Setup of job 6255:
Design ULA_LCD, start of the top module:
module ULA_LCD(clk, rst, rs, rw, en, dados, SOMA, SUBT, MULT, IGUAL, A, B, sinalA, sinalB);
	input [7:0] A;
	input [7:0] B;
	input sinalA;
	input sinalB;
	input SOMA;
	input SUBT;
	input MULT;
	input IGUAL;
	output en;
	output rw;
	output rs;
	output [7:0] dados;
	input clk;
	input rst;
	reg rs;
	reg rw;
	reg en;
	reg [7:0] dados;
	reg [21:0] c45;
	reg [21:0] c5;
	reg [21:0] c25;
	integer c1;
	reg flag45;
	reg flag5;
	reg flag2meio;
	reg [9:0] est2;
	reg flagbt1;
	reg flagbt2;
	reg flagbt3;
	reg flagbt4;
	reg flag_rst;
	reg [31:0] estado;
	reg subest;
	reg [5:0] charPos;
	reg [1:0] operacao;
	reg menos;
	reg [7:0] Alinha;
	reg [7:0] Blinha;
	reg menosA;
	reg menosB;
	reg menosR;
	parameter T45 = 2250, T5 = 250, T25 = 125;
	parameter clear = 1, opSOMA=1, opSUBT=2, opMULT=3, opIGUAL=4, skipLn=192, WAIT=10, WRITE=11, DEFAULT=6;
	reg [21:0] n45, n5, n25;
	reg nf45, nf5, nf25;
	always @(posedge clk) begin
		n45 = c45; n5 = c5; n25 = c25;
		nf45 = flag45; nf5 = flag5; nf25 = flag2meio;
    	if(flag_rst) begin
        	n45 = 0;
        	n25 = 0;
        	n5 = 0;
        	nf5 = 0;
        	nf45 = 0;
        	nf25 = 0;
    	end
    	if(n45 == T45) begin
            	n45 = 0;
            	nf45 = 1;
    	end
    	else if (n45 < T45) begin
        	n45 = n45+1;
    	end
    	if(n5 == T5) begin
        	n5 = 0;
        	nf5 = 1;
    	end
    	else if (n5 < T5) begin
        	n5 = n5 + 1;
    	end
    	if(n25 == T25) begin
			n25 = 0;
			nf25 = 1;
		end
		else if(n25 < T25) begin
			n25 = n25 + 1;
		end
		if(rst) begin
			c45 <= 0; c5 <= 0; c25 <= 0;
			flag45 <= 0; flag5 <= 0; flag2meio <= 0;
		end
		else begin
			c45 <= n45; c5 <= n5; c25 <= n25;
			flag45 <= nf45; flag5 <= nf5; flag2meio <= nf25;
		end
	end
  ...
make LEC_CHECK=0 CAP_MARGIN=20 CELL_PAD_IN_SITES_GLOBAL_PLACEMENT=1 CORE_MARGIN=2 CORE_UTILIZATION=61 CTS_CLUSTER_DIAMETER=102 GPL_ROUTABILITY_DRIVEN=1 PLACE_DENSITY_LB_ADDON=0.21 SETUP_SLACK_MARGIN=-2.0 SLEW_MARGIN=20 finish   # period 179.0 ns
run.sh (not shown) runs the stock make flow with config.mk's settings and CLKGATE_MAP_FILE=.
--- input diff job 6255..job 1779 ---
# job 6255
export LEC_CHECK = 0
export CAP_MARGIN = 20
export CELL_PAD_IN_SITES_GLOBAL_PLACEMENT = 1
export CORE_MARGIN = 2
export CORE_UTILIZATION = 61
export CTS_CLUSTER_DIAMETER = 102
export GPL_ROUTABILITY_DRIVEN = 1
export PLACE_DENSITY_LB_ADDON = 0.21
export SETUP_SLACK_MARGIN = -2.0
export SLEW_MARGIN = 20
create_clock -name core_clock -period 179.0 [get_ports {clk}]
# job 1779
export LEC_CHECK = 0
export CAP_MARGIN = 20
export CORE_MARGIN = 2
export CORE_UTILIZATION = 50
export SLEW_MARGIN = 20
create_clock -name core_clock -period 63.4 [get_ports {clk}]
Results
Finished, but not clean: job 1779, with negative setup slack. The final reports for job 1779 and job 6255 show inserted tap cell count higher in the former. When job 1779 is measured against job 6255, its portion of the layout cell area used by non-clock buffers turns out 28 points higher. Note that the detailed placer's ending HPWL recorded for job 6255 amounts to 0.78 times the value seen in job 1779. Job 1779 vs job 6255: hold slack up. Looking only at biggest fanout along the worst timing path, and setting everything else aside, the higher value of job 6255 and job 1779 goes to job 6255. Compared with job 6255, job 1779 shows a higher area added between synthesis and finish.
> inputs changed (job 1779 -> job 6212)
# job 1779
export LEC_CHECK = 0
export CAP_MARGIN = 20
export CORE_MARGIN = 2
export CORE_UTILIZATION = 50
export SLEW_MARGIN = 20
create_clock -name core_clock -period 63.4 [get_ports {clk}]
# job 6212
export LEC_CHECK = 0
export CAP_MARGIN = 20
export CORE_MARGIN = 2
export CORE_UTILIZATION = 40
export SLEW_MARGIN = 20
create_clock -name core_clock -period 120.0 [get_ports {clk}]
==> results <==
Job 6212 reached the end of the flow, and the finished layout is clean on the timing, DRC and antenna checks. Compared with job 1779, job 6212 shows final non-filler cell area lower by 30%. On job 6212: actual slew at the worst max-slew pin is 89 ps lower than what job 1779 gave. Number of buffers and inverters on the critical path, job 6212 vs job 1779: down by more than 10%. In the tables for job 1779 and job 6212, worst slack at placement reads lower with job 1779. Job 6212: peak fanout along the critical path higher than job 1779. Relative to job 1779, share of the final layout cell area in sequential cells has increased by 1.9 points in job 6212. When the final numbers for job 1779 and job 6212 were put side by side, the cell count of the worst reg-to-reg path turned out to be smaller in job 6212. Comparing job 1779 and job 6212, the lower share of the clock period used by the worst path is on job 6212.
Input-level comparison between job 7856 and job 6212:
# job 6212
export LEC_CHECK = 0
export CAP_MARGIN = 20
export CORE_MARGIN = 2
export CORE_UTILIZATION = 40
export SLEW_MARGIN = 20
create_clock -name core_clock -period 120.0 [get_ports {clk}]
# job 7856
export LEC_CHECK = 0
export CAP_MARGIN = 20
export CORE_MARGIN = 2
export CORE_UTILIZATION = 40
export SLEW_MARGIN = 20
create_clock -name core_clock -period 114.0 [get_ports {clk}]
## What came out
- A worst-path cell with the longest stage delay of clkdlybuf4s50_1 is what job 6212 shows, while or4_1 belongs to job 7856.
- Job 7856: flow completed, timing, DRC and antenna clean
- Job 7856 vs. job 6212: final cell count has remained practically unchanged; combinational gate area has increased.
- Changes observed in job 7856 relative to job 6212: count of inserted antenna diode cells fell 1, critical path depth rose about 1.2%, growth of design area from synthesis to finish rose 0.65 points, setup slack after layout fell 1050 ps, share of the clock period used by the worst path after layout rose 0.57 points.
- Job 7856: number of optimization iterations in the first detailed-route pass higher than job 6212

========
## old
Starting RTL as in the previous note.
Settings: LEC_CHECK=0, ABC_AREA=1, CAP_MARGIN=20, CORE_MARGIN=2, CORE_UTILIZATION=72, CTS_CLUSTER_DIAMETER=226, CTS_CLUSTER_SIZE=32, MAX_ROUTING_LAYER=met4, SLEW_MARGIN=20; clock period 66.6 ns.
old: GRT-0116 in global routing -> run aborted
--- input diff old..new ---
# old
export LEC_CHECK = 0
export ABC_AREA = 1
export CAP_MARGIN = 20
export CORE_MARGIN = 2
export CORE_UTILIZATION = 72
export CTS_CLUSTER_DIAMETER = 226
export CTS_CLUSTER_SIZE = 32
export MAX_ROUTING_LAYER = met4
export SLEW_MARGIN = 20
create_clock -name core_clock -period 66.6 [get_ports {clk}]
# new
export LEC_CHECK = 0
export CAP_MARGIN = 20
export CORE_MARGIN = 2
export CORE_UTILIZATION = 65
export MAX_ROUTING_LAYER = met4
export SLEW_MARGIN = 20
create_clock -name core_clock -period 90.9 [get_ports {clk}]
### Flow results
The flow for new finished, though final verification flagged negative setup slack. Max final weighted congestion of routability-driven global placement across old and new: old. Compared to old, new has number of rows created at floorplan 0.89% lower. Across both runs, placed cell area was lower for new than for old. new against old: summed instance area of the synthesized netlist decreased about 11%, Yosys chip area decreased 7200 um2. new improves on old in die size. Changes observed in new relative to old: sequential cell area fraction in the yosys report climbed 0.72 points, parity-gate share of the synthesized area counting xor and xnor cells climbed 0.23 points, post-synthesis cell type count climbed 92%.

========
== lane 1 ==
ULA_LCD again, from the RTL that the note above started with.
Settings: LEC_CHECK=0, CAP_MARGIN=25, CELL_PAD_IN_SITES_DETAIL_PLACEMENT=1, CELL_PAD_IN_SITES_GLOBAL_PLACEMENT=1, CORE_ASPECT_RATIO=0.53, CORE_MARGIN=8, CORE_UTILIZATION=52, GPL_ROUTABILITY_DRIVEN=1, GPL_TIMING_DRIVEN=1, HOLD_SLACK_MARGIN=0.12, MAX_ROUTING_LAYER=met4, SETUP_SLACK_MARGIN=5.0, SLEW_MARGIN=10, TNS_END_PERCENT=100; clock period 173.0 ns.
No stage failed in lane 1, and the final checks on the layout all came back clean.
### lane 1 -> lane 2
==> flow/config.mk <==
export PLATFORM = sky130hd
export DESIGN_NAME = ULA_LCD
export DESIGN_NICKNAME = ULA_LCD
export VERILOG_FILES = /design/flow/design.v
export SDC_FILE = /design/flow/constraint.sdc
export NUM_CORES = 4
export LEC_CHECK = 0
export CAP_MARGIN = 20
export CORE_MARGIN = 2
export CORE_UTILIZATION = 66
export SLEW_MARGIN = 20
==> flow/constraint.sdc <==
create_clock -name core_clock -period 96.2 [get_ports {clk}]
set_input_delay 19.2400 -clock core_clock [delete_from_list [all_inputs] [get_ports {clk}]]
set_output_delay 19.2400 -clock core_clock [all_outputs]
set_load 0.01 [all_outputs]
Findings:
Share of the clock period used by the worst path after layout, lane 2 and lane 1: lower on lane 1
Global-route track usage on met2 in lane 2 is 17 points above lane 1.
Via count (lower): lane 1
Summary of the comparison: count of clock buffers in the final design is lower in lane 2, relative to lane 1.
The run showing the greater transition at the pin with the smallest max-transition slack is lane 1.
Cmp lane 2 vs lane 1: final critical-path setup slack lower in lane 2
Lane 1 fits on a die that is larger than the die of lane 2.
Clock distribution area overhead in the final layout: lane 2 vs lane 1 — no meaningful difference
Going from lane 1 to lane 2, cell area grew by a little under 10%.
Lane 1 reports its cell with the largest stage delay on the worst path as clkdlybuf4s50_1 while lane 2 reports fa_1.
Non-clock buffer count came out higher on lane 2 than on lane 1.

========
run 1:
ULA_LCD again, from the RTL that the note above started with.
clock: 204.0 ns
lec_check: 0
abc_area: 1
cap_margin: 20
cell_pad_in_sites_global_placement: 0
core_margin: 2
core_utilization: 20
cts_cluster_size: 61
place_density_lb_addon: 0.26
slew_margin: 20
Input-level comparison between run 2 and run 1:
- PLACE_DENSITY_LB_ADDON removed (was 0.26)
- CTS_CLUSTER_SIZE changed from 61 to 55
- CORE_UTILIZATION changed from 20 to 72
- ABC_AREA removed (was 1)
- CELL_PAD_IN_SITES_GLOBAL_PLACEMENT removed (was 0)
- the clock period (ns, I/O delays scaled along) changed from 204.0 to 75.7
[summary]
In the summary table, run 2 is marked failed, with error GRT-0116 raised in global routing (5_1_grt). Taking run 1 as the reference, in run 2 post-synthesis instance total moved down; number of buffers inserted during clock tree synthesis now sits lower; sequential-to-total area share from yosys stat shows an increase of 0.72 points; initial core utilization went up 52 points. Compared with run 1, in run 2 setup slack at placement has decreased; die size has decreased; netlist area before placement has decreased.
Changes in run 3 relative to run 2:
- swapping 20 for 5 in CAP_MARGIN
- putting CTS_CLUSTER_DIAMETER at 42 where nothing was set
- putting MAX_ROUTING_LAYER at met4 where nothing was set
Results
- As the logs show, run 3 stopped at global routing (5_1_grt) after a tool error, so it never reached the end of the flow.
- Compared with run 2, in run 3 core region area now sits at about the same level; pre-CTS setup slack now sits at about the same level; area fraction in and, or, nand and nor cells after synthesis now sits at about the same level; post-cts sizing count now sits lower.
- Going from run 2 to run 3, the post-CTS setup buffer count was found to have gone down by 23.
- Of run 3 and run 2, it is run 3 that has the lower number of buffers created by CTS.
- From run 3 to run 2, quantity of hold-fixing buffers added after cts did not move at all.
What run 4 does differently from run 3 at the input level:
- CTS_CLUSTER_DIAMETER: 42 -> 229
- MAX_ROUTING_LAYER: met4 -> unset
- CAP_MARGIN: 5 -> 20
- PLACE_DENSITY_LB_ADDON: unset -> 0.2
- the clock period (ns, I/O delays scaled along): 75.7 -> 71.4
==> comparison <==
Run 4 did not finish: a tool error stopped it during clock tree synthesis (4_1_cts). Summary of run 4 over run 3: placed instance area went up 5800 um^2, area of the core now sits at about the same level. Half-perimeter wire length of the detailed placement result in run 4 vs run 3: up about 36%. Diff run 3..run 4 | number of buffers inserted by port buffering | negligible. Run 3 has a lower routability congestion estimate than run 4. Any difference in post-synthesis share of cell area spent on and, or, nand and nor gates between run 4 and run 3 is small enough to ignore. Synthesized flop and latch total of run 3 is on par with run 4. Delta(post-placement setup slack, run 4 - run 3) < 0.
diff inputs: run 4 => run 5
- ABC_AREA now 1, previously not set
- PLACE_DENSITY_LB_ADDON no longer set, was 0.2
- CTS_CLUSTER_DIAMETER no longer set, was 229
- CTS_CLUSTER_SIZE no longer set, was 55
- the clock period (ns, I/O delays scaled along) now 126.0, was 71.4
### Flow results
- The flow ran to completion for all of run 4 and run 5 but run 4, which stopped partway.
- The average footprint of a synthesized cell in run 5 is 0.80 times that in run 4.
- Changes observed in run 5 relative to run 4: gate count of the mapped netlist went up 40%, post-synthesis instance area went up 7200 um^2, sequential element share of the synthesized area went down 0.72 points, cell count listed in synth_stat.txt went up 3487.
